==> flow/design.v (excerpt) <==
module top(input clk, rst, ball_speed, serve_type, angle, bat_size, restart, start, en_color, auto, hard_mode, input[3:0] mode, max_score, input[8:0] adc, output sel, size, output sound, output [9:0] RED, GRN, BLU, output HSYNC, VSYNC, px_clk, blank);
Settings: LEC_CHECK=0, ABC_AREA=1, CAP_MARGIN=25, CORE_MARGIN=2, CORE_UTILIZATION=72, CTS_CLUSTER_DIAMETER=371, CTS_CLUSTER_SIZE=47, PLACE_DENSITY=0.35, SETUP_SLACK_MARGIN=0.74, SLEW_MARGIN=5, TNS_END_PERCENT=5; clock period 2.5 ns.
run.sh (not shown) runs the stock make flow with config.mk's settings and CLKGATE_MAP_FILE=.
The baseline ended with an error in detailed placement (3_5_place_dp) (DPL-0033).
Next try:
CAP_MARGIN = 20   (was 25)
CTS_CLUSTER_DIAMETER = not set   (was 371)
CTS_CLUSTER_SIZE = 100   (was 47)
PLACE_DENSITY = 0.6   (was 0.35)
SETUP_SLACK_MARGIN = not set   (was 0.74)
SLEW_MARGIN = 20   (was 5)
TNS_END_PERCENT = 10   (was 5)
clock period = 4.95 ns   (was 2.5 ns; I/O delays follow)
=> The new run failed in global routing (5_1_grt); area after synthesis does not change; die size stays the same; synthesized cell count is unchanged.
Next try:
CORE_UTILIZATION = 40   (was 72)
CTS_CLUSTER_SIZE = not set   (was 100)
TNS_END_PERCENT = not set   (was 10)
clock period = 10.0 ns   (was 4.95 ns; I/O delays follow)
Result:
- The changed run finished with timing, DRC and antenna clean
- area after synthesis stays the same
- die size grows by well over a third
- synthesized cell count is unchanged


lane 1:
top again, from the RTL that the note above started with.
export LEC_CHECK = 0
export ABC_AREA = 1
export CAP_MARGIN = 35
export CORE_MARGIN = 2
export CORE_UTILIZATION = 37
export PLACE_DENSITY_LB_ADDON = 0.02
export SETUP_SLACK_MARGIN = 1.06
export SLEW_MARGIN = 40
export TNS_END_PERCENT = 15
create_clock -name core_clock -period 5.56 [get_ports {clk}]
Although lane 1 finished all stages, its layout failed final checks on setup timing.
### lane 1 -> lane 2
Settings: swapping 37 for 40 in CORE_UTILIZATION; clearing SETUP_SLACK_MARGIN, which used to be 1.06; putting PLACE_DENSITY at 0.6 where nothing was set; swapping 40 for 20 in SLEW_MARGIN; swapping 35 for 20 in CAP_MARGIN; clearing PLACE_DENSITY_LB_ADDON, which used to be 0.02; clearing TNS_END_PERCENT, which used to be 15; swapping 5.56 for 8.61 in the clock period (ns, I/O delays scaled along).
- Lane 2 ended with every stage complete and zero timing, DRC or antenna violations.
- Global-route track usage on met2, lane 2 and lane 1: lower on lane 2
- Lane 2 vs lane 1 — power dropped by more than a quarter
- When lane 2 is set beside lane 1, its hold slack turns out to be 0.025 ns smaller.
- Sequential logic power (lane 1 / lane 2): 1.5


== fjord ==
Starting RTL as in the previous note.
Design top, start of the top module:
module top(input clk, rst, ball_speed, serve_type, angle, bat_size, restart, start, en_color, auto, hard_mode, input[3:0] mode, max_score, input[8:0] adc, output sel, size, output sound, output [9:0] RED, GRN, BLU, output HSYNC, VSYNC, px_clk, blank);
clock: 1.72 ns
lec_check: 0
abc_area: 1
cap_margin: 25
core_margin: 2
core_utilization: 72
cts_cluster_size: 47
place_density_lb_addon: 0.06
setup_slack_margin: -0.11
slew_margin: 0
tns_end_percent: 35
In the summary table, fjord is marked failed, with error DPL-0033 raised in 3_5_place_dp.
Relative to fjord, the following input files were edited for zinc:
- PLACE_DENSITY_LB_ADDON no longer set, was 0.06
- SETUP_SLACK_MARGIN now 1.06, was -0.11
- CTS_CLUSTER_SIZE no longer set, was 47
- CORE_UTILIZATION now 37, was 72
- the clock period (ns, I/O delays scaled along) now 5.56, was 1.72
[summary]
On effective utilization at floorplan, the higher figure sits with fjord, not zinc. Diff fjord..zinc | area reported by Yosys stat | unchanged. Looking at the logs for fjord and zinc, the single run that did not finish was fjord. fjord -> zinc: number of flip-flops and latches in the synthesized netlist delta 0, exact match. Summary of zinc over fjord: synthesized area per cell closely matched the old numbers; die area rose by 93%.


P:
Starting RTL as in the previous note.
==> flow/design.v (excerpt) <==
module top(input clk, rst, ball_speed, serve_type, angle, bat_size, restart, start, en_color, auto, hard_mode, input[3:0] mode, max_score, input[8:0] adc, output sel, size, output sound, output [9:0] RED, GRN, BLU, output HSYNC, VSYNC, px_clk, blank);
    wire [9:0] x, y, p1_y, p2_y, bx, by;
    reg [9:0] p2_y_ff;
    wire px_data_out;
    wire [29:0] px_data_in;
    wire [4:0] score1, score2;
    wire p1_win, p2_win, turn, start_state, hit, wall, goal;
    wire p2p, p2m, xh, yh;
    wire [1:0] game_mode;
    reg[1:0] mode_in, score_in;
    wire [9:0] ap2_y, pp2_y;
    assign blank = 1'b1;
    assign size = bat_size;
    assign p2_y = p2_y_ff;
    always @(posedge clk) begin
        if(auto) p2_y_ff <= ap2_y;
        else p2_y_ff <= pp2_y;
    end
    always @(posedge clk or posedge rst) begin
        if(rst) begin
            mode_in <= 2'b00;
            score_in <= 2'b00;
        end else begin
        if(mode[0]) mode_in <= 2'b00;
        if(mode[1]) mode_in <= 2'b01;
        if(mode[2]) mode_in <= 2'b10;
        if(mode[3]) mode_in <= 2'b11;
        if(max_score[0]) score_in <= 2'b00;
        if(max_score[1]) score_in <= 2'b01;
        if(max_score[2]) score_in <= 2'b10;
        if(max_score[3]) score_in <= 2'b11;
        end
    end
    paddle_controller pctrl(clk, rst, p2p, p2m, bat_size, ap2_y);
    heading_detect heading_detect(clk, rst, bx, by, xh, yh);
    auto_player auto_player(clk, rst, auto, turn, hit, wall, start_state, hard_mode, xh, yh, game_mode, bx, by, ap2_y, p2p, p2m);
    adc_reader adc_reader(clk, rst, adc, sel, p1_y, pp2_y);
    clk_divider clk_divider(clk, rst, px_clk);
    sound_output sound_output(clk, rst, hit, wall, goal, sound);
    game_controller game_controller(clk, rst, p1_y, p2_y, mode_in, score_in, ball_speed, serve_type, angle, bat_size, restart, start, p1_win, p2_win, turn, start_state, hit, wall, goal, game_mode, score1, score2, bx, by);
    video_encoder video_encoder(clk, rst, bat_size, p1_win, p2_win, turn, start_state, game_mode, score1, score2, p1_y, p2_y, bx, by, x, y, px_data_out);
    color_module color_module(clk, rst, px_data_out, en_color, game_mode, x, y, px_data_in);
    vga_controller vga_controller(clk, ~px_clk, rst, px_data_in, x, y, RED, GRN, BLU, HSYNC, VSYNC);
endmodule
export LEC_CHECK = 0
export ABC_AREA = 1
export CAP_MARGIN = 25
export CORE_MARGIN = 2
export CORE_UTILIZATION = 72
export CTS_CLUSTER_DIAMETER = 371
export CTS_CLUSTER_SIZE = 47
export PLACE_DENSITY_LB_ADDON = 0.06
export SETUP_SLACK_MARGIN = 0.74
export SLEW_MARGIN = 0
export TNS_END_PERCENT = 5
create_clock -name core_clock -period 2.5 [get_ports {clk}]
Run status, P: aborted in detailed placement (3_5_place_dp), error DPL-0033
Modified inputs, Q compared to P
Settings: PLACE_DENSITY_LB_ADDON: 0.06 -> unset; CTS_CLUSTER_SIZE: 47 -> unset; PLACE_DENSITY: unset -> 0.39; ABC_AREA: 1 -> 0; CAP_MARGIN: 25 -> 20; TNS_END_PERCENT: 5 -> unset; CTS_CLUSTER_DIAMETER: 371 -> unset; SLEW_MARGIN: 0 -> 20; the clock period (ns, I/O delays scaled along): 2.5 -> 4.94.
Notes after the runs:
As the logs show, Q stopped at global routing (5_1_grt) after a tool error, so it never reached the end of the flow. The mean instance size in the synthesized netlist in Q sits 1.1 µm² above the value recorded for P. Horizontal die dimension went up by a few percent going from P to Q. Sequential element share of the synthesized area delta for Q relative to P: 0.87 points lower. For the die extent in y, Q came in about 4% higher than P did. Relative to P, number of distinct library cells after synthesis has gone up in Q. P and Q ended up with roughly the same core utilization before placement.
What R does differently from Q at the input level:
Settings: SETUP_SLACK_MARGIN: 0.74 -> unset; PLACE_DENSITY: 0.39 -> 0.6; ABC_AREA: 0 -> 1; CORE_UTILIZATION: 72 -> 40; the clock period (ns, I/O delays scaled along): 4.94 -> 7.34.
## What came out
R: flow completed, timing, DRC and antenna clean. In the metrics for R and Q, the one carrying the lower standard cell core area is Q. [compare] base=Q new=R: simple-gate share of the synthesized area now larger; synthesized cell count grew by 532.
What S does differently from R at the input level:
Settings: CORE_UTILIZATION now 61, was 40; CTS_CLUSTER_SIZE now 98, previously not set; the clock period (ns, I/O delays scaled along) now 14.0, was 7.34.
[summary]
Summary — core outline area, S relative to R: lower, by 34%.
From R to S the numbers moved as follows: final area now smaller, clock period minus worst slack now larger.


== main ==
Starting RTL as in the previous note.
clock: 7.07 ns
lec_check: 0
abc_area: 0
cap_margin: 20
core_aspect_ratio: 0.9
core_margin: 2
core_utilization: 56
cts_cluster_size: 27
gpl_timing_driven: 1
hold_slack_margin: -0.01
max_routing_layer: met5
place_density_lb_addon: 0.02
setup_slack_margin: 2.0
slew_margin: 35
tns_end_percent: 25
main ran to completion and came out clean on the timing, DRC and antenna checks.
diff inputs: main => the feature branch
Settings: removing ABC_AREA (formerly 0); changing SLEW_MARGIN from 35 to 20; removing CTS_CLUSTER_SIZE (formerly 27); removing CORE_ASPECT_RATIO (formerly 0.9); removing MAX_ROUTING_LAYER (formerly met5); changing CORE_UTILIZATION from 56 to 65; removing HOLD_SLACK_MARGIN (formerly -0.01); removing GPL_TIMING_DRIVEN (formerly 1); removing PLACE_DENSITY_LB_ADDON (formerly 0.02); removing TNS_END_PERCENT (formerly 25); changing SETUP_SLACK_MARGIN from 2.0 to 1.3; changing the clock period (ns, I/O delays scaled along) from 7.07 to 5.18.
==> comparison <==
The feature branch -> stages 100% | layout checks FAIL | setup timing. Compared with main, in the feature branch CTS buffer count down 4; part of the cycle the worst path needs up 26 points. Summary of the feature branch over main: clock-cell share of area went down 0.35 points; number of gates on the worst path with buffers counted shows an increase of 5; synthesized cell count ~0 delta; cell area rose by about 9%; total power +2.0 mW.
Power and IR drop assume default switching activity.
